==> flow/design.v <==
module b58_cliky
	(
		CLOCK_50,						 
    KEY,
    SW,
    HEX0, HEX1, HEX2, HEX3, HEX4, HEX5, HEX6, HEX7,
		PLOT_X,
		PLOT_Y,
		PLOT_COLOUR,
		PLOT_EN
	);
	input			CLOCK_50;				 
	input   [9:0]   SW;
	input   [3:0]   KEY;
    output 	[6:0]   HEX0, HEX1, HEX2, HEX3, HEX4, HEX5, HEX6, HEX7;
	output	[7:0]	PLOT_X;
	output	[7:0]	PLOT_Y;
	output	[2:0]	PLOT_COLOUR;
	output			PLOT_EN;
   wire resetn;
   assign resetn = SW[0];
	wire [2:0] colour;
	wire [7:0] x;
        wire [7:0] y;
	wire writeEn;
	assign PLOT_X = x;
	assign PLOT_Y = y;
	assign PLOT_COLOUR = colour;
	assign PLOT_EN = writeEn;
   wire [2:0] next_square, curr_square;
   wire [6:0] next_colour;
   wire [2:0] curr_colour;
   wire [3:0] next_mode, curr_mode;
   wire [15:0] score, high_score;
   wire [3:0] lives;
   wire times_up, have_pressed, correct_answer;
   wire [9:0] squares_drawn;
   wire [19:0] current_state, next_state;
   wire [4:0] pressed_key;
   top_clicky top(
   		.clk(CLOCK_50),
   		.resetn(resetn),
   		.restart(SW[9]),
   		.key1(~KEY[3]), .key2(~KEY[2]), .key3(~KEY[1]), .key4(~KEY[0]),
   		.next_square(next_square), 
		.curr_square(curr_square),
   		.next_colour(next_colour), 
   		.curr_colour(curr_colour),
   		.next_mode(next_mode), 
   		.curr_mode(curr_mode),
   		.score(score),
  		.high_score(high_score),
  		.lives(lives),
  		.x(x), 
  		.y(y),  
  		.colour(colour),  
  		.times_up(times_up), 
  		.have_pressed(have_pressed), 
  		.correct_answer(correct_answer),
  		.squares_drawn(squares_drawn),
   		.current_state(current_state), 
   		.next_state(next_state),
   		.pressed_key(pressed_key),
   		.plot(writeEn)  
   		);
      hex_display score_1(
        .IN(score[3:0]),
        .OUT(HEX0)
      );
      hex_display score_2(
        .IN(score[7:4]),
        .OUT(HEX1)
      );
	hex_display high_score_1(
        .IN(high_score[3:0]),
        .OUT(HEX6)
      );
	hex_display high_score_2(
        .IN(high_score[7:4]),
        .OUT(HEX7)
      );
      hex_display lives_count(
        .IN(lives),
        .OUT(HEX4)
      );
	assign HEX5 = 7'b1000111;
	assign HEX3 = 7'b0010010;
	assign HEX2 = 7'b1000110;
endmodule
module hex_display(IN, OUT);
   input [3:0] IN;
	 output reg [6:0] OUT;
	 always @(*)
	 begin
		case(IN[3:0])
			4'b0000: OUT = 7'b1000000;
			4'b0001: OUT = 7'b1111001;
			4'b0010: OUT = 7'b0100100;
			4'b0011: OUT = 7'b0110000;
			4'b0100: OUT = 7'b0011001;
			4'b0101: OUT = 7'b0010010;
			4'b0110: OUT = 7'b0000010;
			4'b0111: OUT = 7'b1111000;
			4'b1000: OUT = 7'b0000000;
			4'b1001: OUT = 7'b0011000;
			4'b1010: OUT = 7'b0001000;
			4'b1011: OUT = 7'b0000011;
			4'b1100: OUT = 7'b1000110;
			4'b1101: OUT = 7'b0100001;
			4'b1110: OUT = 7'b0000110;
			4'b1111: OUT = 7'b0001110;
			default: OUT = 7'b0111111;
		endcase
	end
endmodule
 module top_clicky(
   input clk, resetn, restart,
   input key1, key2, key3, key4,
   output wire [2:0] next_square, curr_square,
   output wire [6:0] next_colour, 
   output wire [2:0] curr_colour,
   output wire [3:0] next_mode,
   output wire [3:0] curr_mode,
   output wire [15:0] score,
   output wire [15:0] high_score,
   output wire [3:0] lives,
   output wire [7:0] x, y,
   output wire [2:0] colour,
   output wire times_up, have_pressed, correct_answer,
   output wire [9:0] squares_drawn,
   output wire [19:0] current_state, next_state,
   output wire [4:0] pressed_key,
   output wire plot
   );
    wire [4:0] ld_w_square;
    wire ld_next_square;
    wire update;
    wire reset, set_answer, drawing_bar;
    clicky_datapath d0(
      .clk(clk),
      .resetn(resetn),
      .start(1'd1),
      .reset(reset),
      .ld_w_square(ld_w_square),
      .ld_next_square(ld_next_square),
      .plot(plot),
      .pressed_key(pressed_key),
      .update(update),
      .set_answer(set_answer),
      .drawing_bar(drawing_bar),
      .times_up(times_up),
      .have_pressed(have_pressed), 
      .correct_answer(correct_answer),
      .squares_drawn(squares_drawn),
      .out_x(x),
      .out_y(y),
      .colour(colour),
      .score(score),
      .high_score(high_score),
      .lives(lives),
      .next_square(next_square),
      .next_colour(next_colour),
      .curr_colour(curr_colour),
      .curr_square(curr_square),
      .next_mode(next_mode),
      .curr_mode(curr_mode)
    );
    clicky_control c0(
      .resetn(resetn),
      .start(1'd1),
      .restart(restart),
      .times_up(times_up),
      .clk(clk),
      .key1(key1), 
      .key2(key2), 
      .key3(key3), 
      .key4(key4),
      .have_pressed(have_pressed), 
      .correct_answer(correct_answer),
      .squares_drawn(squares_drawn),
      .lives(lives), 
      .score(score),
      .ld_w_square(ld_w_square),
      .ld_next_square(ld_next_square),
      .plot(plot),
      .pressed_key(pressed_key),
      .update(update),
      .current_state(current_state), 
      .next_state(next_state),
      .reset(reset),
      .set_answer(set_answer),
      .drawing_bar(drawing_bar)
    );
endmodule
module clicky_control(
    input resetn,
    input start, 
    input restart,
    input times_up,
    input clk,
    input key1, key2, key3, key4,
    input have_pressed, correct_answer,
    input [9:0] squares_drawn,
    input [3:0] lives, 
    input [15:0] score,
    output reg [4:0] ld_w_square,
    output reg ld_next_square,
    output reg plot,
    output reg [4:0] pressed_key,
    output reg update,
    output reg [19:0] current_state, next_state,
    output reg reset,
    output reg set_answer,
    output reg drawing_bar
    );
    localparam
    START		           = 20'd1,
    LOAD_W_SQUARE_1		    =	20'd2,
    DRAW_W_SQUARE_1		    =	20'd3,
    DRAW_W_SQUARE_1_WAIT	    =	20'd4,
    LOAD_W_SQUARE_2		    =	20'd5,
    DRAW_W_SQUARE_2		    =	20'd6,
    DRAW_W_SQUARE_2_WAIT	    =	20'd7,
    LOAD_W_SQUARE_3		    =	20'd8,
    DRAW_W_SQUARE_3		    =	20'd9,
    DRAW_W_SQUARE_3_WAIT	    =	20'd10,
    LOAD_W_SQUARE_4		    =  20'd11,
    DRAW_W_SQUARE_4		    =  20'd12,
    DRAW_W_SQUARE_4_WAIT	    =	20'd13,
    LOAD_NEXT_SQUARE		    =  20'd14,
    DRAW_NEXT_SQUARE		    =	20'd15,
    DRAW_NEXT_SQUARE_WAIT	    =	20'd16,
    LOAD_LEFT_BAR           =    20'd30,
    DRAW_LEFT_BAR           =    20'd31,
    DRAW_LEFT_BAR_WAIT      =    20'd32,
    LOAD_RIGHT_BAR          =    20'd33,
    DRAW_RIGHT_BAR          =    20'd34,
    DRAW_RIGHT_BAR_WAIT     =    20'd35,
    WAIT_ANSWER		    =	20'd17,
    PRESSED_KEY_1_WAIT	    =	20'd19,
    PRESSED_KEY_2_WAIT	    =	20'd21,
    PRESSED_KEY_3_WAIT	    =	20'd23,
    PRESSED_KEY_4_WAIT	    =	20'd25,
    TIMES_UP			    =	20'd26,
    UPDATE_SCORE		    =	20'd27,
    RESTART			   	    =	20'd28,
    RESTART_WAIT	        =   20'd29,
	UPDATE_SCORE_WAIT		=   20'd36;
    always@(*)
    begin: state_table 
            case (current_state)
              START: next_state = start ? LOAD_W_SQUARE_1 : START;
              LOAD_W_SQUARE_1: next_state = DRAW_W_SQUARE_1;
              DRAW_W_SQUARE_1: next_state = (squares_drawn < 10'd256) ? DRAW_W_SQUARE_1 : DRAW_W_SQUARE_1_WAIT;
              DRAW_W_SQUARE_1_WAIT: next_state = LOAD_W_SQUARE_2;
              LOAD_W_SQUARE_2: next_state = DRAW_W_SQUARE_2;
              DRAW_W_SQUARE_2: next_state = (squares_drawn < 10'd256) ? DRAW_W_SQUARE_2 : DRAW_W_SQUARE_2_WAIT;
              DRAW_W_SQUARE_2_WAIT: next_state = LOAD_W_SQUARE_3;
              LOAD_W_SQUARE_3: next_state = DRAW_W_SQUARE_3;
              DRAW_W_SQUARE_3: next_state = (squares_drawn < 10'd256) ? DRAW_W_SQUARE_3 : DRAW_W_SQUARE_3_WAIT;
              DRAW_W_SQUARE_3_WAIT: next_state = LOAD_W_SQUARE_4;
              LOAD_W_SQUARE_4: next_state = DRAW_W_SQUARE_4;
              DRAW_W_SQUARE_4: next_state = (squares_drawn < 10'd256) ? DRAW_W_SQUARE_4 : DRAW_W_SQUARE_4_WAIT;
              DRAW_W_SQUARE_4_WAIT: next_state = LOAD_NEXT_SQUARE;
              LOAD_NEXT_SQUARE: next_state = DRAW_NEXT_SQUARE;
              DRAW_NEXT_SQUARE: next_state = (squares_drawn < 10'd256) ? DRAW_NEXT_SQUARE : DRAW_NEXT_SQUARE_WAIT;
              DRAW_NEXT_SQUARE_WAIT: next_state = LOAD_LEFT_BAR;
              LOAD_LEFT_BAR: next_state = DRAW_LEFT_BAR;
              DRAW_LEFT_BAR: next_state = (squares_drawn < 10'd480) ? DRAW_LEFT_BAR : DRAW_LEFT_BAR_WAIT;
              DRAW_LEFT_BAR_WAIT: next_state = LOAD_RIGHT_BAR;
              LOAD_RIGHT_BAR: next_state = DRAW_RIGHT_BAR;
              DRAW_RIGHT_BAR: next_state = (squares_drawn < 10'd480) ? DRAW_RIGHT_BAR : DRAW_RIGHT_BAR_WAIT;
              DRAW_RIGHT_BAR_WAIT: next_state = WAIT_ANSWER;
              WAIT_ANSWER:
                    begin
		              if (times_up == 1'b1)
                            next_state = TIMES_UP;
                      else if ((key1 == 1'b1) && (have_pressed == 1'b0))
                        	next_state = PRESSED_KEY_1_WAIT;
                      else if ((key2 == 1'b1) && (have_pressed == 1'b0))
                        	next_state = PRESSED_KEY_2_WAIT;
                      else if ((key3 == 1'b1) && (have_pressed == 1'b0))
                        	next_state = PRESSED_KEY_3_WAIT;
                      else if ((key4 == 1'b1) && (have_pressed == 1'b0))
                        	next_state = PRESSED_KEY_4_WAIT;
                      else
                        	next_state = WAIT_ANSWER;	
                    end
		    PRESSED_KEY_1_WAIT:
			begin
				if ((times_up == 1'b0) && (key1 == 1'b0))
					next_state = WAIT_ANSWER;
				else if (times_up == 1'b1)
					next_state = TIMES_UP;
				else
					next_state = PRESSED_KEY_1_WAIT;
			end
            PRESSED_KEY_2_WAIT:
			begin
				if ((times_up == 1'b0) && (key2 == 1'b0))
					next_state = WAIT_ANSWER;
				else if (times_up == 1'b1)
					next_state = TIMES_UP;
				else
					next_state = PRESSED_KEY_2_WAIT;
			end
            PRESSED_KEY_3_WAIT:
			begin
				if ((times_up == 1'b0) && (key3 == 1'b0))
					next_state = WAIT_ANSWER;
				else if (times_up == 1'b1)
					next_state = TIMES_UP;
				else
					next_state = PRESSED_KEY_3_WAIT;
			end
            PRESSED_KEY_4_WAIT:
			begin
				if ((times_up == 1'b0) && (key4 == 1'b0))
					next_state = WAIT_ANSWER;
				else if (times_up == 1'b1)
					next_state = TIMES_UP;
				else
					next_state = PRESSED_KEY_4_WAIT;
			end
                TIMES_UP: next_state = UPDATE_SCORE;
                UPDATE_SCORE: next_state = UPDATE_SCORE_WAIT;
					 UPDATE_SCORE_WAIT: next_state = (lives != 4'd0) ? LOAD_W_SQUARE_1 : RESTART;
                RESTART: next_state = restart ? RESTART_WAIT : RESTART;
                RESTART_WAIT: next_state = restart ? RESTART_WAIT : START;
            default:     next_state = START;
        endcase
    end
    always @(*)
    begin: enable_signals
	    set_answer = 1'b0;
      	reset = 1'b0;
      	ld_w_square = 5'd0;
		ld_next_square = 1'b0;
      	plot = 1'b0;
		pressed_key = 5'd0;
		update = 1'b0;
		drawing_bar = 1'b0;
        case (current_state)
           START:
             	begin
                reset = 1'b1;
                end
           LOAD_W_SQUARE_1: 
                begin
                set_answer = 1'b1;
                ld_w_square = 5'd1;
                end
           LOAD_W_SQUARE_2: 
                begin
                ld_w_square = 5'd2;
                end
           LOAD_W_SQUARE_3: 
                begin
                ld_w_square = 5'd3;
                end
           LOAD_W_SQUARE_4: 
                begin
                ld_w_square = 5'd4;
                end
           LOAD_NEXT_SQUARE: 
                begin
                ld_next_square = 1'b1;
                end
           LOAD_LEFT_BAR:
                begin
                ld_w_square = 5'd5;
                end
           LOAD_RIGHT_BAR:
                begin
                ld_w_square = 5'd6;
                end
           DRAW_W_SQUARE_1:
             	begin
                plot = 1'b1;
                end
           DRAW_W_SQUARE_2:
             	begin
                plot = 1'b1;
                end
           DRAW_W_SQUARE_3:
             	begin
                plot = 1'b1;
                end
           DRAW_W_SQUARE_4:
             	begin
                plot = 1'b1;
                end
           DRAW_NEXT_SQUARE:
             	begin
                plot = 1'b1;
                end
           DRAW_LEFT_BAR:
             	begin
                plot = 1'b1;
                drawing_bar = 1'b1;
                end
           DRAW_RIGHT_BAR:
             	begin
                plot = 1'b1;
                drawing_bar = 1'b1;
                end
           PRESSED_KEY_1_WAIT:
                begin
                pressed_key = 5'd1;
                end
           PRESSED_KEY_2_WAIT:
                begin
                pressed_key = 5'd2;
                end
           PRESSED_KEY_3_WAIT:
                begin
                pressed_key = 5'd3;
                end
           PRESSED_KEY_4_WAIT:
           	    begin
                pressed_key = 5'd4;
                end
           UPDATE_SCORE:
             	begin
                update = 1'b1;
                end
        endcase
    end 
    always@(posedge clk)
    begin: state_FFs
      if(!resetn || !start)
            current_state <= START;
        else
            current_state <= next_state;
    end 
endmodule
module clicky_datapath(
   input clk,
   input resetn,
   input start,
   input reset,
   input [4:0] ld_w_square,
   input ld_next_square,
   input plot,
   input [4:0] pressed_key,
   input update,
   input set_answer,
   input drawing_bar,
   output times_up,
   output reg have_pressed, correct_answer,
   output reg [9:0] squares_drawn,  
   output reg [7:0] out_x, out_y,
   output reg [2:0] colour, 
   output reg [15:0] score,
   output reg [15:0] high_score,
   output reg [3:0] lives,  
   output reg [2:0] next_square,
   output reg [6:0] next_colour,
   output reg [2:0] curr_colour,
   output reg [2:0] curr_square,
   output reg [3:0] next_mode,
   output reg [3:0] curr_mode
    );
    localparam
    w_square_1_x		=	8'd30,
    w_square_1_y		=	8'd52,
    w_square_2_x		=	8'd60,
    w_square_2_y		=	8'd52,
    w_square_3_x		=	8'd90,
    w_square_3_y		=	8'd52,
    w_square_4_x		=	8'd120,
    w_square_4_y		=	8'd52,
    left_bar_x          =   8'd0,
    right_bar_x         =   8'd156,
    bar_y               =   8'd0,
    black			=      3'b000,
    blue			=      3'b001,
    green			=      3'b010,
    cyan			=      3'b011,
    red			    =	   3'b100,
    pink			=      3'b101,
    yellow			=	   3'b110,
    white		    =	   3'b111;
    reg [17:0] max_count;
    reg inc_life, dec_life, inc_speed, dec_speed, inc_score, dec_score;
   rate_divider rate_div(
   			.clk(clk), 
   			.resetn(resetn),
   			.reset(reset), 
   			.max_count(max_count),
   		    .enable(times_up)
   		    );
   reg [7:0] x,y;
   reg [2:0] c;  
   reg [9:0] ct;
   wire [3:0] x_add = ct[3:0];
   wire [3:0] y_add = ct[7:4];
   wire [1:0] x_add_bar = ct[1:0];
   wire [7:0] y_add_bar = ct[9:2];
   always @(posedge clk)
   begin
		if (next_square >= 3'd4)
		    next_square <= 3'd0;
		else
		    next_square <= next_square + 3'd1;
		if (next_colour >= 7'd100)
		    next_colour <= 7'd0;
		else
		    next_colour <= next_colour + 7'd1;
		if (next_mode >= 4'd10)
		    next_mode <= 4'd0;
		else
		    next_mode <= next_mode + 7'd1;
       if (set_answer == 1'b1)
           correct_answer <= 1'b0;
        if (reset == 1'b1)
        begin
        x <= 8'd0;
        y <= 8'd0;
        c <= 3'd0;
        inc_speed <= 0;
        dec_speed <= 0;
        inc_life <= 0;
		  dec_life <= 0;
		  inc_score <= 0;
		  dec_score <= 0;
        have_pressed <= 1'd0;
        lives <= 4'd3;
        score <= 16'd0;
		  max_count <= 18'd18_000;
		  curr_mode <= 0;
        end
        if (update == 1'b1)
        begin
					 if (inc_speed)
    	            max_count <= max_count - (18'd1_000);
                if (dec_speed)
                    max_count <= max_count + (18'd1_000);
                if (inc_score)
					     begin
                    score <= score + 1;
						  if (high_score <= score+1)
								high_score <= score +1;
						  end
                if (dec_score)
                    score <= score - 1;
                if (inc_life)
                    lives <= lives + 1;
                if ((dec_life) & (lives != 0)) 
                    lives <= lives - 1;
					 if ((have_pressed == 1'b0) && ((curr_colour == 3'd0) || (curr_colour == 3'd1)) && (lives != 3'd0))
					     lives <= lives -1;
		    if (curr_mode == 4'd0)      
		    begin
		        if (next_mode == 4'd1)   
		            curr_mode <= 4'd1;
		    end
		    else if (curr_mode == 4'd3)  
		        curr_mode <= 4'd0;
		    else                         
		        curr_mode <= curr_mode + 4'd1;
        end
        if (pressed_key == 5'd1)
            begin
            inc_speed <= 0;
            dec_speed <= 0;
            inc_life <= 0;
            dec_life <= 0;
            inc_score <= 0;
            dec_score <= 0;
            if (curr_mode == 4'd0)
            begin
                if (curr_colour == 3'd4 && curr_square == 3'd1)
                begin
                	inc_speed <= 1'b1;
                end
                else if (curr_colour == 3'd3 && curr_square == 3'd1)
                begin
                        dec_speed <= 1'b1;
                end
                else if (curr_colour == 3'd2 && curr_square == 3'd1)
                begin
                        inc_life <= 1'b1;
                end
                else if (curr_colour == 3'd1)
                begin
                    if (curr_square == 3'd1)
                        inc_score <= 1'b1;
                    else
                        dec_life <= 1'b1;
                end
                else if (curr_colour == 3'd0)
                begin
                    if (curr_square != 3'd1)
                        inc_score <= 1'b1;
                    else
                        dec_life <= 1'b1;
                end
            end
         	else
         	begin
                if (curr_colour == 3'd4 && curr_square == 3'd1)
                begin
                    dec_speed <= 1'b1;
                end
                else if (curr_colour == 3'd3 && curr_square == 3'd1)
                begin
                    inc_speed <= 1'b1;
                end
                else if (curr_colour == 3'd2 && curr_square == 3'd1)
                begin
                     dec_life <= 1'b1;
                end
                else if (curr_colour == 3'd0)
                begin
                    if (curr_square == 3'd1)
                        inc_score <= 1'b1;
                    else
                        dec_life <= 1'b1;
                end
                else if (curr_colour == 3'd1)
                begin
                    if (curr_square != 3'd1)
                        inc_score <= 1'b1;
                    else
                        dec_life <= 1'b1;
                end
         	end    
            have_pressed <= 1'b1;
            end
        if (pressed_key == 5'd2)
            begin
            inc_speed <= 0;
            dec_speed <= 0;
            inc_life <= 0;
            dec_life <= 0;
            inc_score <= 0;
            dec_score <= 0;
            if (curr_mode == 4'd0)
            begin
                if (curr_colour == 3'd4 && curr_square == 3'd2)
                begin
                	inc_speed <= 1'b1;
                end
                else if (curr_colour == 3'd3 && curr_square == 3'd2)
                begin
                        dec_speed <= 1'b1;
                end
                else if (curr_colour == 3'd2 && curr_square == 3'd2)
                begin
                        inc_life <= 1'b1;
                end
                else if (curr_colour == 3'd1)
                begin
                    if (curr_square == 3'd2)
                        inc_score <= 1'b1;
                    else
                        dec_life <= 1'b1;
                end
                else if (curr_colour == 3'd0)
                begin
                    if (curr_square != 3'd2)
                        inc_score <= 1'b1;
                    else
                        dec_life <= 1'b1;
                end
            end
         	else
         	begin
                if (curr_colour == 3'd4 && curr_square == 3'd2)
                begin
                    dec_speed <= 1'b1;
                end
                else if (curr_colour == 3'd3 && curr_square == 3'd2)
                begin
                    inc_speed <= 1'b1;
                end
                else if (curr_colour == 3'd2 && curr_square == 3'd2)
                begin
                     dec_life <= 1'b1;
                end
                else if (curr_colour == 3'd0)
                begin
                    if (curr_square == 3'd2)
                        inc_score <= 1'b1;
                    else
                        dec_life <= 1'b1;
                end
                else if (curr_colour == 3'd1)
                begin
                    if (curr_square != 3'd2)
                        inc_score <= 1'b1;
                    else
                        dec_life <= 1'b1;
                end
         	end    
            have_pressed <= 1'b1;
            end
        if (pressed_key == 5'd3)
            begin
            inc_speed <= 0;
            dec_speed <= 0;
            inc_life <= 0;
            dec_life <= 0;
            inc_score <= 0;
            dec_score <= 0;
            if (curr_mode == 4'd0)
            begin
                if (curr_colour == 3'd4 && curr_square == 3'd3)
                begin
                	inc_speed <= 1'b1;
                end
                else if (curr_colour == 3'd3 && curr_square == 3'd3)
                begin
                        dec_speed <= 1'b1;
                end
                else if (curr_colour == 3'd2 && curr_square == 3'd3)
                begin
                        inc_life <= 1'b1;
                end
                else if (curr_colour == 3'd1)
                begin
                    if (curr_square == 3'd3)
                        inc_score <= 1'b1;
                    else
                        dec_life <= 1'b1;
                end
                else if (curr_colour == 3'd0)
                begin
                    if (curr_square != 3'd3)
                        inc_score <= 1'b1;
                    else
                        dec_life <= 1'b1;
                end
            end
         	else
         	begin
                if (curr_colour == 3'd4 && curr_square == 3'd3)
                begin
                    dec_speed <= 1'b1;
                end
                else if (curr_colour == 3'd3 && curr_square == 3'd3)
                begin
                    inc_speed <= 1'b1;
                end
                else if (curr_colour == 3'd2 && curr_square == 3'd3)
                begin
                     dec_life <= 1'b1;
                end
                else if (curr_colour == 3'd0)
                begin
                    if (curr_square == 3'd3)
                        inc_score <= 1'b1;
                    else
                        dec_life <= 1'b1;
                end
                else if (curr_colour == 3'd1)
                begin
                    if (curr_square != 3'd3)
                        inc_score <= 1'b1;
                    else
                        dec_life <= 1'b1;
                end
         	end    
            have_pressed <= 1'b1;
            end
        if (pressed_key == 5'd4)
            begin
            inc_speed <= 0;
            dec_speed <= 0;
            inc_life <= 0;
            dec_life <= 0;
            inc_score <= 0;
            dec_score <= 0;
            if (curr_mode == 4'd0)
            begin
                if (curr_colour == 3'd4 && curr_square == 3'd4)
                begin
                	inc_speed <= 1'b1;
                end
                else if (curr_colour == 3'd3 && curr_square == 3'd4)
                begin
                        dec_speed <= 1'b1;
                end
                else if (curr_colour == 3'd2 && curr_square == 3'd4)
                begin
                        inc_life <= 1'b1;
                end
                else if (curr_colour == 3'd1)
                begin
                    if (curr_square == 3'd4)
                        inc_score <= 1'b1;
                    else
                        dec_life <= 1'b1;
                end
                else if (curr_colour == 3'd0)
                begin
                    if (curr_square != 3'd4)
                        inc_score <= 1'b1;
                    else
                        dec_life <= 1'b1;
                end
            end
         	else
         	begin
                if (curr_colour == 3'd4 && curr_square == 3'd4)
                begin
                    dec_speed <= 1'b1;
                end
                else if (curr_colour == 3'd3 && curr_square == 3'd4)
                begin
                    inc_speed <= 1'b1;
                end
                else if (curr_colour == 3'd2 && curr_square == 3'd4)
                begin
                     dec_life <= 1'b1;
                end
                else if (curr_colour == 3'd0)
                begin
                    if (curr_square == 3'd4)
                        inc_score <= 1'b1;
                    else
                        dec_life <= 1'b1;
                end
                else if (curr_colour == 3'd1)
                begin
                    if (curr_square != 3'd4)
                        inc_score <= 1'b1;
                    else
                        dec_life <= 1'b1;
                end
         	end    
            have_pressed <= 1'b1;
            end
        if (ld_w_square == 5'd1)
        begin
		      have_pressed <= 1'd0;
            x <= w_square_1_x;
            y <= w_square_1_y;
            c <= white;
				inc_speed <= 0;
            dec_speed <= 0;
            inc_life <= 0;
            dec_life <= 0;
            inc_score <= 0;
            dec_score <= 0;
        end
        else if (ld_w_square == 5'd2)
        begin
            x <= w_square_2_x;
            y <= w_square_2_y;
            c <= white;
        end
        else if (ld_w_square == 5'd3)
        begin
            x <= w_square_3_x;
            y <= w_square_3_y;
            c <= white;
        end
        else if (ld_w_square == 5'd4)
        begin
            x <= w_square_4_x;
            y <= w_square_4_y;
            c <= white;
        end
        else if (ld_w_square == 5'd5)
        begin
            x <= left_bar_x;
            y <= bar_y;
            if (curr_mode == 4'd0)
                c <= black;
            else
                c <= red;
        end
        else if (ld_w_square == 5'd6)
        begin
            x <= right_bar_x;
            y <= bar_y;
            if (curr_mode == 4'd0)
                c <= black;
            else
                c <= red;
        end
       if (ld_next_square == 1'b1)
       begin
	    if (score%5 == 4)
	    begin
	        max_count <= max_count - (18'd1_000);
	    end
	    if (next_colour >= 7'd0 && next_colour <= 7'd44)
	    begin
	            c <= red;
                curr_colour <= 3'd1;
        end
	    else if (next_colour >= 7'd45 && next_colour <= 7'd89)
	    begin
	            c <= yellow;
                curr_colour <= 3'd0;
        end
	    else if (next_colour >= 7'd90 && next_colour <= 7'd94)
	    begin
	            c <= green;
                curr_colour <= 3'd2;
        end
	    else if (next_colour >= 7'd95 && next_colour <= 7'd97)
	    begin
                c <= pink;
                curr_colour <= 3'd4;
        end
	    else if (next_colour >= 7'd98 && next_colour <= 7'd100)
	    begin
		        c <= cyan;
                curr_colour <= 3'd3;
        end
            if (next_square == 3'd1)
            begin
            	x <= w_square_1_x;
            	y <= w_square_1_y;
              	curr_square <= 3'd1;
            end
            else if (next_square == 3'd2)
            begin
            	x <= w_square_2_x;
            	y <= w_square_2_y;
                curr_square <= 3'd2;
            end
            else if (next_square == 3'd3)
            begin
            	x <= w_square_3_x;
            	y <= w_square_3_y;
                curr_square <= 3'd3;
            end
            else if (next_square == 3'd4)
            begin
            	x <= w_square_4_x;
            	y <= w_square_4_y;
                curr_square <= 3'd4;
            end
        end
        if (plot == 1'b0)
            ct <= 0;
        else if (ct == 10'd1023)
            begin
            ct <= 0;
            end
        else if (plot == 1'b1)
            ct <= ct + 1'b1;
        else
            ct <= ct;
        if (plot == 1'b0) 
        begin
            out_x <= 8'b0000_0000;
            out_y <= 8'b0000_0000;
            colour <= 3'b000;
            squares_drawn <= 10'd0;
        end
        else
        begin
            if (drawing_bar == 1'b1)
            begin
                out_x <= x + x_add_bar;
                out_y <= y + y_add_bar;
                colour <= c;
            end
            else
            begin
                out_x <= x + x_add;
                out_y <= y + y_add;
                colour <= c;
            end
            squares_drawn <= squares_drawn + 10'd1;
        end
        if (!resetn)
        begin
            lives <= 4'd3;
            score <= 16'd0;
            have_pressed <= 1'b0;
            correct_answer <= 1'b0;
            next_square <= 3'd1;
            next_colour <= 7'd0;
            squares_drawn <= 10'd0;
            max_count <= 18'd18_000;
            high_score <= 16'd0;
            inc_life <= 0;
            dec_life <= 0;
            inc_speed <= 0;
            dec_speed <= 0;
            inc_score <= 0;
            dec_score <= 0;
            curr_mode <= 0;
            next_mode <= 0;
            curr_colour <= 3'd0;
            curr_square <= 3'd0;
            x <= 8'd0;
            y <= 8'd0;
            c <= 3'd0;
            ct <= 10'd0;
            out_x <= 8'd0;
            out_y <= 8'd0;
            colour <= 3'd0;
        end
    end
endmodule
module rate_divider(
  	input clk,
  	input resetn,
	input reset,
  	input [17:0] max_count, 
  	output reg enable
    );
  	reg [17:0] ct;
    always @(posedge clk)
    begin
		  if (!resetn)
		  begin
		      ct <= 18'd0;
				enable <= 1'b0;
		  end
		  else if (reset)
		  begin
		      ct <= max_count - 1;
				enable <= 1'b0;
		  end
        else if (ct > 0)
        begin
            ct <= ct - 18'd1;
      		enable <= 1'b0;
        end
        else
        begin
            ct <= max_count;
          	enable <= 1'b1;
        end
    end
endmodule
==> flow/run.sh <==
#!/bin/bash
# the make line also repeats each setting of config.mk as NAME=value (left out here)
make -C /OpenROAD-flow-scripts/flow DESIGN_CONFIG=/design/flow/config.mk WORK_HOME=/design/flow/orfs CLKGATE_MAP_FILE= finish
==> flow/config.mk <==
export PLATFORM = sky130hd
export DESIGN_NAME = b58_cliky
export DESIGN_NICKNAME = b58_cliky
export VERILOG_FILES = /design/flow/design.v
export SDC_FILE = /design/flow/constraint.sdc
export NUM_CORES = 4
export LEC_CHECK = 0
export ABC_AREA = 1
export CAP_MARGIN = 20
export CORE_MARGIN = 2
export CORE_UTILIZATION = 72
export PLACE_DENSITY = 0.6
export SLEW_MARGIN = 20
==> flow/constraint.sdc <==
create_clock -name core_clock -period 15.1 [get_ports {CLOCK_50}]
set_input_delay 3.0200 -clock core_clock [delete_from_list [all_inputs] [get_ports {CLOCK_50}]]
set_output_delay 3.0200 -clock core_clock [all_outputs]
set_load 0.01 [all_outputs]
==> flow_summary_export.csv, run 1 <==
group,metric,value,unit
status,outcome,"complete, no violations",
finish,fill_cells,1900,
drt,route.detailed.drc,0,
placement,io_buffers,61,
worst_setup_path,r2r-start,"top.d0.score[13]",
die,fp-row-count,58,
worst_setup_path,cp_common_cell,"nand2_1",
power,comb_power,325,µW
die,chip_area,0.0272,mm²
clock_tree,cts_resized,0,
synth,top_area_frac,0.233,
synth,postSynthAreaPerCell,6.12,µm²
die,die_y,165,µm
drt,detail_route.wl_per_cell,15.1,µm
timing,period_used_share,0.911,
worst_setup_path,worstPathMaxFanout,28,
drt,num_antenna_cells,0,
clock_tree,clkTransAtPathRegs,0.07,ns
clock_tree,postCtsHoldBufs,0,
synth,synthCells,3054,
timing,final.setup.tns,0,ns
timing,rsz0062_at_grt,"false",
synth,ys_seq_share,0.233,
grt,grt-busiest-layer,"met2",
drt,routed_via_density,5.96,
clock_tree,clkLatencyLatePin,0.53,ns
placement,place_ws,1.83,ns
flow_run,warning_count,75,
power,clock_power,587,µW
power,swShare,0.317,
power,pwr-share-clk,0.380,
worst_setup_path,cp_top_family,"simple AND/OR/NAND/NOR gates",
grt,met3_usage,0.0377,
synth,top_cell,"nand2_1",
drt,vias,20400,
die,pin_count,91,
timing,hold_viol_final,0,
worst_setup_path,crit_slowest_cell,"inv_2",
min_path,hold_class,"flop to flop",
worst_setup_path,r2r-end,"top.d0.max_count[10]",
timing,min_period,13.76,ns
power,combPwrFrac,0.210,
drt,drt_iter0_drc,2131,
clock_tree,root_buffer,"clkbuf_16",
timing,finalWorstSetupSlack,1.34,ns
synth,aoi_share,0.155,
drt,postRouteAntennaNets,0,
min_path,hold_path_end,"top.d0.squares_drawn[0]",
synth,ys_sh_simple,0.404,
worst_setup_path,cp.arrival,14.11,ns
synth,yosys-mux-area-fraction,0,
synth,yosysUniqueCellTypes,69,
worst_setup_path,rrSetupSlack,1.34,ns
timing,maxSlewHeadroom,0.281,
finish,layout.nets,3182,
synth,yosysTopAreaCell,"dfxtp_1",
drt,drt_wl_total,51600,µm
power,cellPowerDensity,76.9,mW/mm²
worst_setup_path,startpoint_type,"flop",
worst_setup_path,crit_path_start,"top.d0.score[13]",
power,power_leader,"sequential cells",
synth,ys_area,0.0187,mm²
power,seq_power_share,0.410,
die,core_area,0.0253,mm²
synth,syn-cell-area,0.0187,mm²
grt,grtUsageTotal,0.372,
synth,common_cells,"nand2_1, nor2_1, inv_1",
synth,adder_share,0.0598,
clock_tree,cts.sinks,217,
grt,overflow,0,
placement,dp_hpwl,38900,µm
worst_setup_path,required,15.45,ns
synth,ys_sh_xor,0.0338,
power,internal_power,1060,µW
grt,antenna_found_initial,0,
synth,edf_count,0,
worst_setup_path,critPathKind,"flop to flop",
clock_tree,cts_inserted_buffers,23,
flow_run,maxCapViolCount,0,
worst_setup_path,r2r_cells,83,
finish,fin_cells,3425,
worst_setup_path,slowest_delay,0.65,ns
grt,grt_pass1_vias,18900,
clock_tree,clockBufferDepth,3,
worst_setup_path,path_depth,83,
synth,ys_cells,3054,
clock_tree,postCtsSetupBuffers,0,
drt,drtPass1Iterations,6,
power,irDropWorstVdd,0.000124,V
die,fp-utilization,0.737,
synth,synth-warning-count,4,
grt,grt_pass1_wl,85200,µm
power,seq_power,634,µW
timing,maxSlewViolCount,0,
worst_setup_path,cp_num_buf_inv,13,
timing,finalSetupViolCount,0,
timing,fmax,72.7,MHz
min_path,min_from,"top.d0.squares_drawn[0]",
synth,synth_flops,217,
synth,postSynth.asyncResetShare,0,
worst_setup_path,critPathCaptureType,"flop",
synth,synth-main-ff-cell,"dfxtp_1",
placement,dp.cells,3384,
finish,syn_to_final_growth,7.64,%
worst_setup_path,crit_end,"top.d0.max_count[10]",
grt,grt_max_degree,56,
synth,synth.area.top_cells,"dfxtp_1, nand2_1, nor2_1",
power,p_sw,490,µW
clock_tree,h-tree-depth,1,
timing,worst_pin_slew,1.08,ns
timing,whs,0.446,ns
placement,place_congestion,1.00,
clock_tree,cts_tree,"built",
synth,synth.logic.top_family,"simple AND/OR/NAND/NOR gates",
die,die_w,165,µm
timing,clock_skew,0.0250,ns
grt,use_met2,0.645,
grt,grt_use_met1,0.480,
min_path,hold_depth,1,
power,leakagePower,0.0102,µW
[stage by stage]
| step | util | power (µW) | instance area, µm² |
|---|---|---|---|
| after CTS | 0.794 | 1530 | 20100 |
| after detailed placement | 0.763 | 956 | 19300 |
| after global routing | 0.794 | 1610 | 20100 |
| after floorplan | - | 873 | 18700 |
| final | 0.794 | 1550 | 20100 |
| after global placement | 0.763 | 943 | 19300 |
[per-layer routing]
metal | share of wire | wire length (µm)
met5 | 0 | 0
met1 | 0.42 | 21500
met2 | 0.47 | 24300
met3 | 0.081 | 4190
met4 | 0.031 | 1630
[area by class of cell]
cell class	count	area (µm²)	area share
multi-input combinational	2333	12300	0.610
sequential	217	4340	0.216
inverter	436	1640	0.0815
timing repair buffer	68	658	0.0327
clock buffer	31	646	0.0321
tap	330	413	0.0205
clock inverter	10	133	0.00660
==> run 2: changes to the inputs <==
ABC_AREA = not set   (was 1)
CORE_UTILIZATION = 69   (was 72)
CTS_CLUSTER_DIAMETER = 31   (was not set)
PLACE_DENSITY = 0.66   (was 0.6)
SETUP_SLACK_MARGIN = 3.04   (was not set)
clock period = 10.3 ns   (was 15.1 ns; I/O delays follow)
==> flow_summary_export.csv, run 2 <==
group,metric,value,unit
synth,yosys-mux-area-fraction,0.0376,
die,die_w,170,µm
synth,adder_share,0.0619,
synth,ys_cells,2625,
synth,aoi_share,0.282,
synth,postSynth.asyncResetShare,0,
synth,edf_count,0,
clock_tree,cts.sinks,217,
synth,top_cell,"nor2_1",
synth,postSynthAreaPerCell,7.24,µm²
die,fp-utilization,0.703,
synth,ys_area,0.0190,mm²
synth,top_area_frac,0.229,
die,fp-row-count,60,
clock_tree,root_buffer,"clkbuf_16",
synth,ys_sh_xor,0.0576,
placement,place_congestion,0.981,
synth,ys_seq_share,0.229,
clock_tree,h-tree-depth,2,
die,pin_count,91,
synth,synthCells,2625,
placement,io_buffers,61,
synth,synth-warning-count,4,
synth,ys_sh_simple,0.268,
synth,synth.area.top_cells,"dfxtp_1, nor2_1, ha_1",
die,chip_area,0.0289,mm²
synth,syn-cell-area,0.0190,mm²
synth,yosysUniqueCellTypes,116,
status,failed_stage,"5_1_grt",
synth,synth.logic.top_family,"AND-OR/OR-AND gates",
die,core_area,0.0270,mm²
synth,synth-main-ff-cell,"dfxtp_1",
die,die_y,170,µm
placement,dp_hpwl,43500,µm
synth,common_cells,"nor2_1, nand2_1, dfxtp_1",
status,outcome,"aborted with a tool error",
clock_tree,cts_inserted_buffers,36,
clock_tree,clockBufferDepth,3,
synth,yosysTopAreaCell,"dfxtp_1",
synth,synth_flops,217,
[run 2: timing repair]
action,CTS
buffers inserted,42
hold buffers,0
endpoints found under the setup margin,18
pin swaps,42
gates cloned,3
gates resized,116
[run 2: per-stage QoR]
stage	total power [µW]	hold WS, ns	instances	cell area (µm²)	setup WS [ns]
4_1_cts	2660	0.451	3308	24200	0.0172
3_5_place_dp	1380	0.444	3197	22000	-0.611
3_3_place_gp	1360	0.428	3197	22000	-0.473
2_1_floorplan	1260	0.418	2644	19300	0.259
==> run 3: changes to the inputs <==
ABC_AREA = 1   (was not set)
CAP_MARGIN = 5   (was 20)
CORE_UTILIZATION = 72   (was 69)
CTS_CLUSTER_DIAMETER = not set   (was 31)
CTS_CLUSTER_SIZE = 72   (was not set)
PLACE_DENSITY = not set   (was 0.66)
SETUP_SLACK_MARGIN = not set   (was 3.04)
clock period = 10.4 ns   (was 10.3 ns; I/O delays follow)
==> flow_summary_export.csv, run 3 <==
group,metric,value,unit
power,p_sw,787,µW
synth,ys_sh_xor,0.0338,
synth,synth-warning-count,4,
power,cellPowerDensity,104,mW/mm²
finish,fill_cells,1207,
min_path,min_from,"top.d0.squares_drawn[0]",
clock_tree,clkTransAtPathRegs,0.07,ns
min_path,hold_path_end,"top.d0.squares_drawn[0]",
synth,synthCells,3054,
worst_setup_path,crit_slowest_cell,"xnor2_1",
clock_tree,cts_inserted_buffers,23,
timing,hold_viol_final,0,
worst_setup_path,startpoint_type,"flop",
drt,drtPass1Iterations,22,
power,comb_power,502,µW
die,die_y,165,µm
clock_tree,h-tree-depth,1,
clock_tree,cts_tree,"built",
power,swShare,0.333,
die,fp-utilization,0.737,
power,combPwrFrac,0.212,
worst_setup_path,cp.arrival,12.03,ns
timing,worst_pin_slew,1.11,ns
min_path,hold_class,"flop to flop",
worst_setup_path,crit_end,"top.d0.max_count[6]",
worst_setup_path,crit_path_start,"top.d0.score[15]",
die,chip_area,0.0272,mm²
drt,route.detailed.drc,0,
power,internal_power,1580,µW
synth,ys_sh_simple,0.404,
synth,synth.logic.top_family,"simple AND/OR/NAND/NOR gates",
power,irDropWorstVdd,0.000168,V
power,pwr-share-clk,0.397,
timing,min_period,11.65,ns
synth,top_area_frac,0.233,
worst_setup_path,cp_top_family,"simple AND/OR/NAND/NOR gates",
clock_tree,cts.sinks,217,
finish,regArea,0.00435,mm²
die,core_area,0.0253,mm²
grt,grtUsageTotal,0.387,
drt,num_antenna_cells,0,
worst_setup_path,critPathCaptureType,"flop",
drt,postRouteAntennaNets,0,
synth,top_cell,"nand2_1",
timing,maxSlewViolCount,0,
power,seq_power,923,µW
status,outcome,"complete, but fails checks",
synth,common_cells,"nand2_1, nor2_1, inv_1",
clock_tree,root_buffer,"clkbuf_16",
die,die_w,165,µm
synth,ys_area,0.0187,mm²
timing,period_used_share,1.12,
clock_tree,clockBufferDepth,3,
grt,grt_pass1_wl,88500,µm
worst_setup_path,cp_num_buf_inv,14,
finish,layout.nets,3358,
worst_setup_path,critPathKind,"flop to flop",
drt,drt_iter0_drc,4435,
placement,placed_area,0.0202,mm²
timing,finalWorstSetupSlack,-1.25,ns
die,pin_count,91,
synth,synth-main-ff-cell,"dfxtp_1",
synth,adder_share,0.0598,
synth,yosys-mux-area-fraction,0,
timing,rsz0062_at_grt,"true",
synth,edf_count,0,
flow_run,maxCapViolCount,0,
synth,aoi_share,0.155,
worst_setup_path,r2r-end,"top.d0.max_count[6]",
worst_setup_path,r2r_cells,81,
power,power_leader,"clock",
worst_setup_path,required,10.78,ns
power,seq_power_share,0.391,
worst_setup_path,r2r-start,"top.d0.score[15]",
finish,combGateArea,0.0134,mm²
power,leakagePower,0.0114,µW
drt,routed_via_density,6.79,
drt,drt_wl_total,71600,µm
placement,dp_hpwl,39400,µm
drt,vias,24500,
worst_setup_path,rrSetupSlack,-1.25,ns
grt,grt_max_degree,52,
worst_setup_path,cp_common_cell,"nand2_2",
synth,ys_cells,3054,
timing,finalSetupViolCount,18,
placement,io_buffers,61,
worst_setup_path,worstPathMaxFanout,20,
min_path,hold_depth,1,
synth,postSynthAreaPerCell,6.12,µm²
grt,antenna_found_initial,2,
synth,syn-cell-area,0.0187,mm²
status,check.faults,"setup timing",
timing,clock_skew,0.0494,ns
timing,maxSlewHeadroom,0.262,
synth,synth.area.top_cells,"dfxtp_1, nand2_1, nor2_1",
finish,syn_to_final_growth,21.7,%
worst_setup_path,path_depth,81,
synth,synth_flops,217,
drt,detail_route.wl_per_cell,19.9,µm
worst_setup_path,slowest_delay,0.63,ns
clock_tree,clkLatencyLatePin,0.57,ns
flow_run,warning_count,76,
timing,fmax,85.9,MHz
synth,postSynth.asyncResetShare,0,
power,clock_power,940,µW
finish,finalInstanceArea,0.0227,mm²
synth,yosysUniqueCellTypes,69,
placement,place_ws,-0.258,ns
die,fp-row-count,58,
synth,yosysTopAreaCell,"dfxtp_1",
placement,place_congestion,1.04,
grt,grt_pass1_vias,19700,
synth,ys_seq_share,0.233,
grt,overflow,0,
run 3: what timing repair did:
item	in CTS	in global routing
gates cloned	5	7
pin swaps	12	137
endpoints found under the setup margin	18	18
setup buffers	5	46
gates resized	23	268
hold buffers	0	0
run 3: cell type report:
class                      instances  share of cell area
clock inverter                    10             0.00793
timing repair buffer             237              0.0912
inverter                         436              0.0725
multi-input combinational       2340               0.590
tap                              330              0.0182
clock buffer                      30              0.0291
sequential                       217               0.191
run 3: per-stage QoR:
step                      utilization  total power, µW  TNS, ns  hold WS (ns)  instances
after floorplan                     -             1270        0         0.408       3073
after global placement          0.798             1370        0         0.427       3497
after detailed placement        0.798             1390    -3.70         0.442       3497
after CTS                       0.839             2300        0         0.452       3547
after global routing            0.898             2430   -30.92         0.480       3600
final                           0.898             2360   -21.29         0.472       3600
run 3: per-layer routing:
layer / wire, µm / global-route usage / share of wire / vias to the layer above
met5: 13 / 0 / 0.00018 / -
met4: 6750 / 0.166 / 0.094 / 2
met3: 9900 / 0.0542 / 0.14 / 874
met2: 31000 / 0.664 / 0.43 / 2418
met1: 23900 / 0.486 / 0.33 / 10700
li1: - / - / - / 10400
==> run 4: changes to the inputs <==
ABC_AREA = not set   (was 1)
CAP_MARGIN = 20   (was 5)
CORE_UTILIZATION = 69   (was 72)
CTS_CLUSTER_SIZE = not set   (was 72)
PLACE_DENSITY = 0.66   (was not set)
SETUP_SLACK_MARGIN = 2.65   (was not set)
clock period = 8.93 ns   (was 10.4 ns; I/O delays follow)
==> flow_summary_export.csv, run 4 <==
group,metric,value,unit
synth,common_cells,"nor2_1, nand2_1, dfxtp_1",
grt,overflow,76,
synth,postSynthAreaPerCell,7.24,µm²
clock_tree,h-tree-depth,1,
synth,yosysUniqueCellTypes,116,
die,fp-utilization,0.703,
placement,dp_hpwl,44300,µm
placement,place_congestion,0.969,
clock_tree,cts.sinks,217,
synth,top_cell,"nor2_1",
clock_tree,root_buffer,"clkbuf_16",
clock_tree,cts_inserted_buffers,22,
synth,ys_seq_share,0.229,
synth,syn-cell-area,0.0190,mm²
grt,grtUsageTotal,0.778,
die,core_area,0.0270,mm²
die,fp-row-count,60,
synth,adder_share,0.0619,
synth,yosys-mux-area-fraction,0.0376,
synth,ys_sh_simple,0.268,
synth,ys_sh_xor,0.0576,
synth,postSynth.asyncResetShare,0,
die,chip_area,0.0289,mm²
die,die_y,170,µm
die,pin_count,91,
synth,yosysTopAreaCell,"dfxtp_1",
status,outcome,"aborted with a tool error",
synth,synthCells,2625,
synth,aoi_share,0.282,
clock_tree,clockBufferDepth,3,
placement,placed_area,0.0223,mm²
status,failed_stage,"5_1_grt",
synth,synth-warning-count,4,
synth,ys_area,0.0190,mm²
die,die_w,170,µm
status,error,"[ERROR GRT-0232] Routing congestion too high. Check the congestion heatmap in the GUI.",
synth,top_area_frac,0.229,
synth,ys_cells,2625,
placement,io_buffers,61,
synth,synth_flops,217,
synth,synth.area.top_cells,"dfxtp_1, nor2_1, ha_1",
synth,edf_count,0,
synth,synth-main-ff-cell,"dfxtp_1",
synth,synth.logic.top_family,"AND-OR/OR-AND gates",
==> run 4: routing by layer <==
| metal | overflow | global-route usage |
|---|---|---|
| met5 | 1 | 0.523 |
| met4 | 25 | 0.716 |
| met3 | 7 | 0.681 |
| met2 | 40 | 0.924 |
| met1 | 3 | 0.763 |
==> run 4: what timing repair did <==
item                                   in CTS
setup endpoints to repair                  18
setup buffers                              58
endpoints found under the hold margin       0
hold buffers                                0
gates resized                             158
pin swaps                                  61
gates cloned                                4
==> run 4: per-stage QoR <==
stage | setup slack, ns | hold WS [ns] | cells | TNS, ns
after floorplan | -1.11 | 0.418 | 2644 | -18.12
after detailed placement | -1.71 | 0.452 | 3246 | -28.91
after CTS | -1.17 | 0.463 | 3348 | -20.10
after global placement | -1.48 | 0.431 | 3246 | -24.67
==> run 5: changes to the inputs <==
ABC_AREA = 1   (was not set)
CELL_PAD_IN_SITES_GLOBAL_PLACEMENT = 0   (was not set)
CORE_UTILIZATION = 72   (was 69)
CTS_CLUSTER_DIAMETER = 354   (was not set)
CTS_CLUSTER_SIZE = 42   (was not set)
GPL_TIMING_DRIVEN = 1   (was not set)
MAX_ROUTING_LAYER = met4   (was not set)
PLACE_DENSITY = not set   (was 0.66)
PLACE_DENSITY_LB_ADDON = 0.24   (was not set)
SETUP_SLACK_MARGIN = -0.33   (was 2.65)
clock period = 5.59 ns   (was 8.93 ns; I/O delays follow)
==> flow_summary_export.csv, run 5 <==
group,metric,value,unit
clock_tree,root_buffer,"clkbuf_16",
synth,synth.area.top_cells,"dfxtp_1, nand2_1, nor2_1",
grt,grtUsageTotal,0.757,
synth,yosys-mux-area-fraction,0,
synth,aoi_share,0.155,
clock_tree,postCtsHoldBufs,0,
synth,synthCells,3054,
placement,dp.cells,3691,
synth,syn-cell-area,0.0187,mm²
synth,ys_area,0.0187,mm²
die,chip_area,0.0272,mm²
status,failed_stage,"5_1_grt",
synth,top_cell,"nand2_1",
synth,yosysTopAreaCell,"dfxtp_1",
die,fp-utilization,0.737,
status,outcome,"aborted with a tool error",
placement,dp_hpwl,46700,µm
die,die_y,165,µm
synth,yosysUniqueCellTypes,69,
grt,overflow,150,
die,core_area,0.0253,mm²
synth,postSynthAreaPerCell,6.12,µm²
die,fp-row-count,58,
synth,synth-warning-count,4,
synth,top_area_frac,0.233,
die,die_w,165,µm
clock_tree,cts_inserted_buffers,9,
synth,common_cells,"nand2_1, nor2_1, inv_1",
synth,ys_cells,3054,
synth,ys_seq_share,0.233,
synth,synth_flops,217,
clock_tree,h-tree-depth,1,
placement,io_buffers,61,
status,error,"[ERROR GRT-0116] Global routing finished with congestion. Check the congestion regions in the DRC Viewer.",
synth,synth-main-ff-cell,"dfxtp_1",
synth,ys_sh_simple,0.404,
synth,synth.logic.top_family,"simple AND/OR/NAND/NOR gates",
placement,place_congestion,1.15,
clock_tree,clockBufferDepth,3,
clock_tree,cts.sinks,217,
synth,postSynth.asyncResetShare,0,
synth,ys_sh_xor,0.0338,
synth,edf_count,0,
synth,adder_share,0.0598,
die,pin_count,91,
[run 5: through the flow]
| stage | TNS (ns) | setup slack, ns | hold WS, ns | util | instance area (µm²) |
|---|---|---|---|---|---|
| CTS | -78.51 | -4.40 | 0.464 | 0.926 | 23400 |
| detailed placement | -88.56 | -4.96 | 0.443 | 0.871 | 22100 |
| global placement | -73.87 | -4.13 | 0.428 | 0.871 | 22100 |
| floorplan | -69.08 | -3.86 | 0.408 | - | 19200 |
[run 5: per-layer routing]
metal,track usage,overflow
met5,-,-
met4,0.784,51
met3,0.565,4
met2,0.940,92
met1,0.715,3
[run 5: what timing repair did]
| action | in CTS |
|---|---|
| cloned | 10 |
| pin swaps | 104 |
| buffers inserted | 57 |
| gates resized | 150 |
| setup endpoints to repair | 18 |
==> run 6: changes to the inputs <==
CELL_PAD_IN_SITES_GLOBAL_PLACEMENT = not set   (was 0)
CTS_CLUSTER_DIAMETER = 297   (was 354)
CTS_CLUSTER_SIZE = 92   (was 42)
GPL_TIMING_DRIVEN = not set   (was 1)
MAX_ROUTING_LAYER = not set   (was met4)
PLACE_DENSITY = 0.42   (was not set)
PLACE_DENSITY_LB_ADDON = not set   (was 0.24)
SETUP_SLACK_MARGIN = -0.78   (was -0.33)
clock period = 8.01 ns   (was 5.59 ns; I/O delays follow)
==> flow_summary_export.csv, run 6 <==
group,metric,value,unit
clock_tree,cts_inserted_buffers,6,
die,fp-utilization,0.737,
synth,synth.area.top_cells,"dfxtp_1, nand2_1, nor2_1",
die,chip_area,0.0272,mm²
status,failed_stage,"5_1_grt",
synth,edf_count,0,
synth,top_cell,"nand2_1",
synth,synth.logic.top_family,"simple AND/OR/NAND/NOR gates",
die,pin_count,91,
clock_tree,h-tree-depth,1,
synth,yosys-mux-area-fraction,0,
status,outcome,"aborted with a tool error",
synth,ys_seq_share,0.233,
synth,syn-cell-area,0.0187,mm²
synth,yosysTopAreaCell,"dfxtp_1",
die,die_w,165,µm
placement,dp_hpwl,43400,µm
placement,place_congestion,1.07,
placement,place_ws,-2.19,ns
placement,io_buffers,61,
status,error,"[ERROR GRT-0232] Routing congestion too high. Check the congestion heatmap in the GUI.",
die,die_y,165,µm
synth,top_area_frac,0.233,
synth,postSynthAreaPerCell,6.12,µm²
grt,grtUsageTotal,0.935,
synth,adder_share,0.0598,
synth,ys_cells,3054,
synth,ys_sh_simple,0.404,
placement,dp.cells,3678,
die,fp-row-count,58,
synth,synthCells,3054,
synth,synth-main-ff-cell,"dfxtp_1",
synth,aoi_share,0.155,
die,core_area,0.0253,mm²
grt,overflow,1184,
clock_tree,postCtsHoldBufs,0,
clock_tree,cts.sinks,217,
clock_tree,clockBufferDepth,3,
synth,ys_sh_xor,0.0338,
clock_tree,root_buffer,"clkbuf_16",
synth,ys_area,0.0187,mm²
synth,common_cells,"nand2_1, nor2_1, inv_1",
synth,yosysUniqueCellTypes,69,
synth,postSynth.asyncResetShare,0,
synth,synth-warning-count,4,
synth,synth_flops,217,
[run 6: what timing repair did]
item / 4_1_cts
pin swaps: 95
setup endpoints to repair: 18
setup buffers: 54
cloned: 7
gates resized: 161
[run 6: layer usage]
metal  GRT overflow  GRT usage
met1             17      0.846
met2            830       1.14
met3             24      0.772
met4            311       1.07
met5              2      0.509
[run 6: metrics by stage]
stage,setup TNS (ns),cell area (µm²)
after detailed placement,-38.69,21900
after floorplan,-25.52,19200
after CTS,-31.57,23300
after global placement,-28.93,21900
==> run 7: changes to the inputs <==
ABC_AREA = not set   (was 1)
CORE_UTILIZATION = 69   (was 72)
CTS_CLUSTER_DIAMETER = not set   (was 297)
CTS_CLUSTER_SIZE = not set   (was 92)
HOLD_SLACK_MARGIN = -0.08   (was not set)
PLACE_DENSITY = 0.6   (was 0.42)
SETUP_SLACK_MARGIN = not set   (was -0.78)
clock period = 9.16 ns   (was 8.01 ns; I/O delays follow)
==> flow_summary_export.csv, run 7 <==
group,metric,value,unit
clock_tree,cts_inserted_buffers,22,
clock_tree,clockBufferDepth,3,
die,die_w,170,µm
synth,synthCells,2625,
die,pin_count,91,
synth,synth-warning-count,4,
synth,postSynth.asyncResetShare,0,
synth,yosysUniqueCellTypes,116,
status,failed_stage,"5_1_grt",
status,outcome,"aborted with a tool error",
placement,dp.cells,3247,
synth,synth.logic.top_family,"AND-OR/OR-AND gates",
synth,synth.area.top_cells,"dfxtp_1, nor2_1, ha_1",
placement,place_congestion,0.968,
synth,aoi_share,0.282,
clock_tree,h-tree-depth,1,
die,core_area,0.0270,mm²
synth,ys_sh_simple,0.268,
synth,ys_sh_xor,0.0576,
synth,common_cells,"nor2_1, nand2_1, dfxtp_1",
synth,ys_seq_share,0.229,
synth,edf_count,0,
synth,top_area_frac,0.229,
synth,yosys-mux-area-fraction,0.0376,
synth,top_cell,"nor2_1",
placement,placed_area,0.0223,mm²
die,fp-utilization,0.703,
synth,synth_flops,217,
clock_tree,cts.sinks,217,
synth,postSynthAreaPerCell,7.24,µm²
placement,dp_hpwl,44400,µm
clock_tree,postCtsHoldBufs,0,
synth,adder_share,0.0619,
synth,ys_area,0.0190,mm²
die,die_y,170,µm
die,chip_area,0.0289,mm²
synth,synth-main-ff-cell,"dfxtp_1",
synth,ys_cells,2625,
die,fp-row-count,60,
synth,syn-cell-area,0.0190,mm²
placement,io_buffers,61,
synth,yosysTopAreaCell,"dfxtp_1",
clock_tree,root_buffer,"clkbuf_16",
-- run 7: repair_timing --
action / in CTS
cloned: 2
endpoints found under the setup margin: 18
pin swaps: 61
buffers inserted: 44
resized: 129
-- run 7: per-stage QoR --
stage | util | setup slack (ns) | hold slack (ns)
after global placement | 0.826 | -1.32 | 0.429
after CTS | 0.888 | -1.02 | 0.455
after detailed placement | 0.826 | -1.52 | 0.441
after floorplan | - | -0.881 | 0.418
==> run 8: changes to the inputs <==
CORE_UTILIZATION = 40   (was 69)
HOLD_SLACK_MARGIN = not set   (was -0.08)
clock period = 12.7 ns   (was 9.16 ns; I/O delays follow)
==> flow_summary_export.csv, run 8 <==
group,metric,value,unit
worst_setup_path,critPathCaptureType,"flop",
power,irDropWorstVdd,0.000117,V
synth,synth.logic.top_family,"AND-OR/OR-AND gates",
worst_setup_path,critPathKind,"flop to flop",
power,power,1840,µW
placement,place_congestion,0.930,
finish,layout.nets,2829,
placement,io_buffers,61,
die,fp-row-count,79,
clock_tree,h-tree-depth,1,
synth,top_area_frac,0.229,
synth,ys_seq_share,0.229,
worst_setup_path,cp_top_family,"AND-OR/OR-AND gates",
grt,grt_pass1_vias,18400,
synth,ys_cells,2625,
power,internal_power,1260,µW
timing,finalWorstSetupSlack,0.952,ns
synth,postSynthAreaPerCell,7.24,µm²
synth,synth_flops,217,
die,die_w,222,µm
synth,synth.area.top_cells,"dfxtp_1, nor2_1, ha_1",
timing,fmax,85.1,MHz
timing,maxSlewViolCount,0,
worst_setup_path,cp_num_buf_inv,4,
clock_tree,postCtsHoldBufs,0,
drt,num_antenna_cells,0,
die,pin_count,91,
worst_setup_path,startpoint_type,"flop",
die,die_y,222,µm
drt,vias,19600,
power,clock_power,732,µW
power,leakagePower,0.00860,µW
finish,fin_cells,3351,
worst_setup_path,worstPathMaxFanout,13,
drt,detail_route.wl_per_cell,17.0,µm
power,p_sw,576,µW
worst_setup_path,cp.arrival,12.23,ns
drt,route.detailed.drc,0,
power,seq_power_share,0.418,
drt,routed_via_density,5.85,
grt,overflow,0,
synth,ys_area,0.0190,mm²
timing,worst_pin_slew,0.959,ns
power,pwr-share-clk,0.399,
synth,synthCells,2625,
worst_setup_path,crit_end,"top.d0.max_count[6]",
synth,ys_sh_xor,0.0576,
finish,syn_to_final_growth,14.4,%
synth,synth-main-ff-cell,"dfxtp_1",
drt,drt_iter0_drc,1765,
clock_tree,clkLatencyLatePin,0.56,ns
timing,hold_viol_final,0,
worst_setup_path,crit_slowest_cell,"a211oi_1",
synth,yosysTopAreaCell,"dfxtp_1",
power,swShare,0.314,
power,seq_power,767,µW
timing,min_period,11.75,ns
synth,aoi_share,0.282,
worst_setup_path,r2r_cells,39,
drt,drtPass1Iterations,5,
clock_tree,postCtsSetupBuffers,0,
worst_setup_path,r2r-end,"top.d0.max_count[6]",
placement,place_ws,1.06,ns
grt,grt_pass1_wl,93100,µm
placement,dp.cells,3306,
status,outcome,"complete, no violations",
clock_tree,root_buffer,"clkbuf_16",
die,core_area,0.0468,mm²
synth,postSynth.asyncResetShare,0,
min_path,hold_class,"flop to flop",
synth,adder_share,0.0619,
timing,final.setup.tns,0,ns
placement,dp_hpwl,42300,µm
clock_tree,clkTransAtPathRegs,0.06,ns
grt,antenna_found_initial,0,
synth,ys_sh_simple,0.268,
timing,clock_skew,0.0189,ns
timing,rsz0062_at_grt,"false",
drt,postRouteAntennaNets,0,
worst_setup_path,r2r-start,"top.d0.score[1]",
flow_run,maxCapViolCount,0,
clock_tree,clockBufferDepth,3,
power,comb_power,336,µW
worst_setup_path,path_depth,39,
die,fp-utilization,0.406,
power,combPwrFrac,0.183,
flow_run,warning_count,72,
synth,synth-warning-count,4,
grt,grt_max_degree,42,
worst_setup_path,crit_path_start,"top.d0.score[1]",
worst_setup_path,slowest_delay,0.67,ns
drt,drt_wl_total,57000,µm
timing,period_used_share,0.925,
worst_setup_path,rrSetupSlack,0.95,ns
clock_tree,cts_resized,0,
die,chip_area,0.0492,mm²
clock_tree,cts_tree,"built",
timing,maxSlewHeadroom,0.343,
synth,common_cells,"nor2_1, nand2_1, dfxtp_1",
grt,grtUsageTotal,0.223,
clock_tree,cts.sinks,217,
min_path,hold_depth,1,
synth,syn-cell-area,0.0190,mm²
finish,fill_cells,4672,
timing,finalSetupViolCount,0,
synth,top_cell,"nor2_1",
worst_setup_path,required,13.18,ns
power,cellPowerDensity,84.5,mW/mm²
synth,yosysUniqueCellTypes,116,
min_path,hold_path_end,"top.d0.squares_drawn[0]",
synth,yosys-mux-area-fraction,0.0376,
min_path,min_from,"top.d0.squares_drawn[0]",
synth,edf_count,0,
clock_tree,cts_inserted_buffers,25,
power,power_leader,"sequential cells",
==> run 8: final cells by class <==
| cell class | count | area (µm²) | area share |
|---|---|---|---|
| inverters | 115 | 432 | 0.0199 |
| clock inverters | 12 | 130 | 0.00599 |
| repair buffers | 223 | 1850 | 0.0850 |
| multi-input cells | 2144 | 13500 | 0.622 |
| clock buffers | 33 | 696 | 0.0320 |
| flip-flops and latches | 217 | 4340 | 0.200 |
| well taps | 607 | 759 | 0.0350 |
==> run 8: metrics by stage <==
step / instance area [µm²] / util / hold WS, ns
after floorplan: 19100 / - / 0.418
after global placement: 20900 / 0.447 / 0.431
after detailed placement: 20900 / 0.447 / 0.447
after CTS: 21700 / 0.465 / 0.459
after global routing: 21700 / 0.465 / 0.476
final: 21700 / 0.465 / 0.450
==> run 8: routing by layer <==
metal / track usage / vias up / routed length (µm)
met4: 0.0778 / 0 / 1990
met1: 0.293 / 9204 / 26000
met5: 0 / - / 0
met3: 0.0228 / 106 / 2390
met2: 0.379 / 550 / 26600
li1: - / 9760 / -
==> run 9: changes to the inputs <==
SETUP_SLACK_MARGIN = -0.32   (was not set)
clock period = 15.2 ns   (was 12.7 ns; I/O delays follow)
==> flow_summary_export.csv, run 9 <==
group,metric,value,unit
status,outcome,"complete, no violations",
synth,syn-cell-area,0.0190,mm²
clock_tree,cts_resized,0,
synth,ys_cells,2625,
placement,dp_hpwl,40400,µm
synth,postSynthAreaPerCell,7.24,µm²
min_path,hold_depth,1,
synth,common_cells,"nor2_1, nand2_1, dfxtp_1",
placement,io_buffers,61,
clock_tree,clkTransAtPathRegs,0.06,ns
drt,routed_via_density,5.97,
synth,synth.area.top_cells,"dfxtp_1, nor2_1, ha_1",
grt,grtUsageTotal,0.217,
clock_tree,h-tree-depth,1,
power,cellPowerDensity,75.4,mW/mm²
clock_tree,cts_inserted_buffers,26,
drt,drt_wl_total,55300,µm
synth,synth_flops,217,
synth,postSynth.asyncResetShare,0,
min_path,hold_path_end,"top.d0.squares_drawn[0]",
worst_setup_path,cp_num_buf_inv,2,
power,comb_power,281,µW
power,power_leader,"sequential cells",
worst_setup_path,critPathKind,"flop to flop",
synth,synth.logic.top_family,"AND-OR/OR-AND gates",
synth,yosysUniqueCellTypes,116,
grt,grt_pass1_vias,18000,
drt,num_antenna_cells,0,
worst_setup_path,cp.arrival,14.72,ns
worst_setup_path,worstPathMaxFanout,28,
timing,period_used_share,0.936,
power,swShare,0.310,
worst_setup_path,cp_top_family,"simple AND/OR/NAND/NOR gates",
die,die_y,222,µm
synth,ys_area,0.0190,mm²
placement,place_congestion,0.916,
min_path,hold_class,"flop to flop",
worst_setup_path,crit_slowest_cell,"dfxtp_1",
min_path,min_from,"top.d0.squares_drawn[0]",
die,pin_count,91,
timing,rsz0062_at_grt,"false",
grt,overflow,0,
drt,drt_iter0_drc,1469,
grt,grt_max_degree,50,
flow_run,maxCapViolCount,0,
worst_setup_path,required,15.69,ns
grt,antenna_found_initial,0,
worst_setup_path,rrSetupSlack,0.97,ns
worst_setup_path,critPathCaptureType,"flop",
clock_tree,postCtsHoldBufs,0,
power,seq_power,641,µW
synth,adder_share,0.0619,
power,leakagePower,0.00794,µW
synth,top_cell,"nor2_1",
finish,final_util,0.442,
power,pwr-share-clk,0.409,
timing,min_period,14.23,ns
timing,maxSlewHeadroom,0.316,
timing,hold_viol_final,0,
die,die_w,222,µm
clock_tree,postCtsSetupBuffers,0,
synth,synthCells,2625,
drt,detail_route.wl_per_cell,17.2,µm
synth,synth-warning-count,4,
finish,syn_to_final_growth,8.89,%
clock_tree,clkLatencyLatePin,0.57,ns
power,irDropWorstVdd,0.0000835,V
flow_run,warning_count,72,
drt,postRouteAntennaNets,0,
drt,route.detailed.drc,0,
worst_setup_path,r2r_cells,41,
clock_tree,cts.sinks,217,
die,fp-row-count,79,
power,p_sw,483,µW
timing,finalSetupViolCount,0,
synth,ys_sh_simple,0.268,
worst_setup_path,r2r-start,"top.d0.score[14]",
power,combPwrFrac,0.180,
power,internal_power,1080,µW
timing,worst_pin_slew,0.998,ns
synth,yosys-mux-area-fraction,0.0376,
drt,drtPass1Iterations,5,
worst_setup_path,slowest_delay,0.90,ns
worst_setup_path,startpoint_type,"flop",
synth,edf_count,0,
die,fp-utilization,0.406,
worst_setup_path,r2r-end,"top.d0.max_count[9]",
worst_setup_path,crit_end,"top.d0.max_count[9]",
clock_tree,clockBufferDepth,3,
clock_tree,cts_tree,"built",
finish,layout.nets,2687,
synth,ys_seq_share,0.229,
synth,aoi_share,0.282,
grt,grt_pass1_wl,91300,µm
timing,maxSlewViolCount,0,
drt,vias,19200,
synth,synth-main-ff-cell,"dfxtp_1",
timing,fmax,70.3,MHz
die,core_area,0.0468,mm²
clock_tree,root_buffer,"clkbuf_16",
synth,yosysTopAreaCell,"dfxtp_1",
synth,ys_sh_xor,0.0576,
timing,final.setup.tns,0,ns
power,seq_power_share,0.411,
synth,top_area_frac,0.229,
timing,clock_skew,0.0208,ns
power,clock_power,638,µW
worst_setup_path,path_depth,41,
worst_setup_path,crit_path_start,"top.d0.score[14]",
die,chip_area,0.0492,mm²
run 9: final cells by class:
type	count	area [µm²]
well taps	607	759
clock inverters	14	179
clock buffers	33	707
flip-flops and latches	217	4340
fillers	4772	26100
multi-input cells	2144	13500
inverters	115	432
repair buffers	80	748
run 9: metrics by stage:
stage / hold slack, ns / total power, µW / instance area (µm²) / cells / setup slack [ns]
2_1_floorplan: 0.418 / 853 / 19100 / 2644 / 4.40
3_3_place_gp: 0.427 / 925 / 19800 / 3163 / 1.55
3_5_place_dp: 0.444 / 930 / 19800 / 3163 / 1.34
4_1_cts: 0.453 / 1580 / 20700 / 3210 / 1.32
5_1_grt: 0.479 / 1640 / 20700 / 3210 / 0.0253
6_report: 0.452 / 1560 / 20700 / 3210 / 0.974
run 9: metal layers:
metal | vias up | part of all wire | routed length, µm | global-route usage
li1 | 9477 | - | - | -
met1 | 9033 | 0.46 | 25300 | 0.284
met2 | 553 | 0.47 | 26000 | 0.378
met3 | 98 | 0.045 | 2510 | 0.0227
met4 | 0 | 0.026 | 1430 | 0.0636
met5 | - | 0 | 0 | 0
Power is estimated from default activity; no workload was simulated.
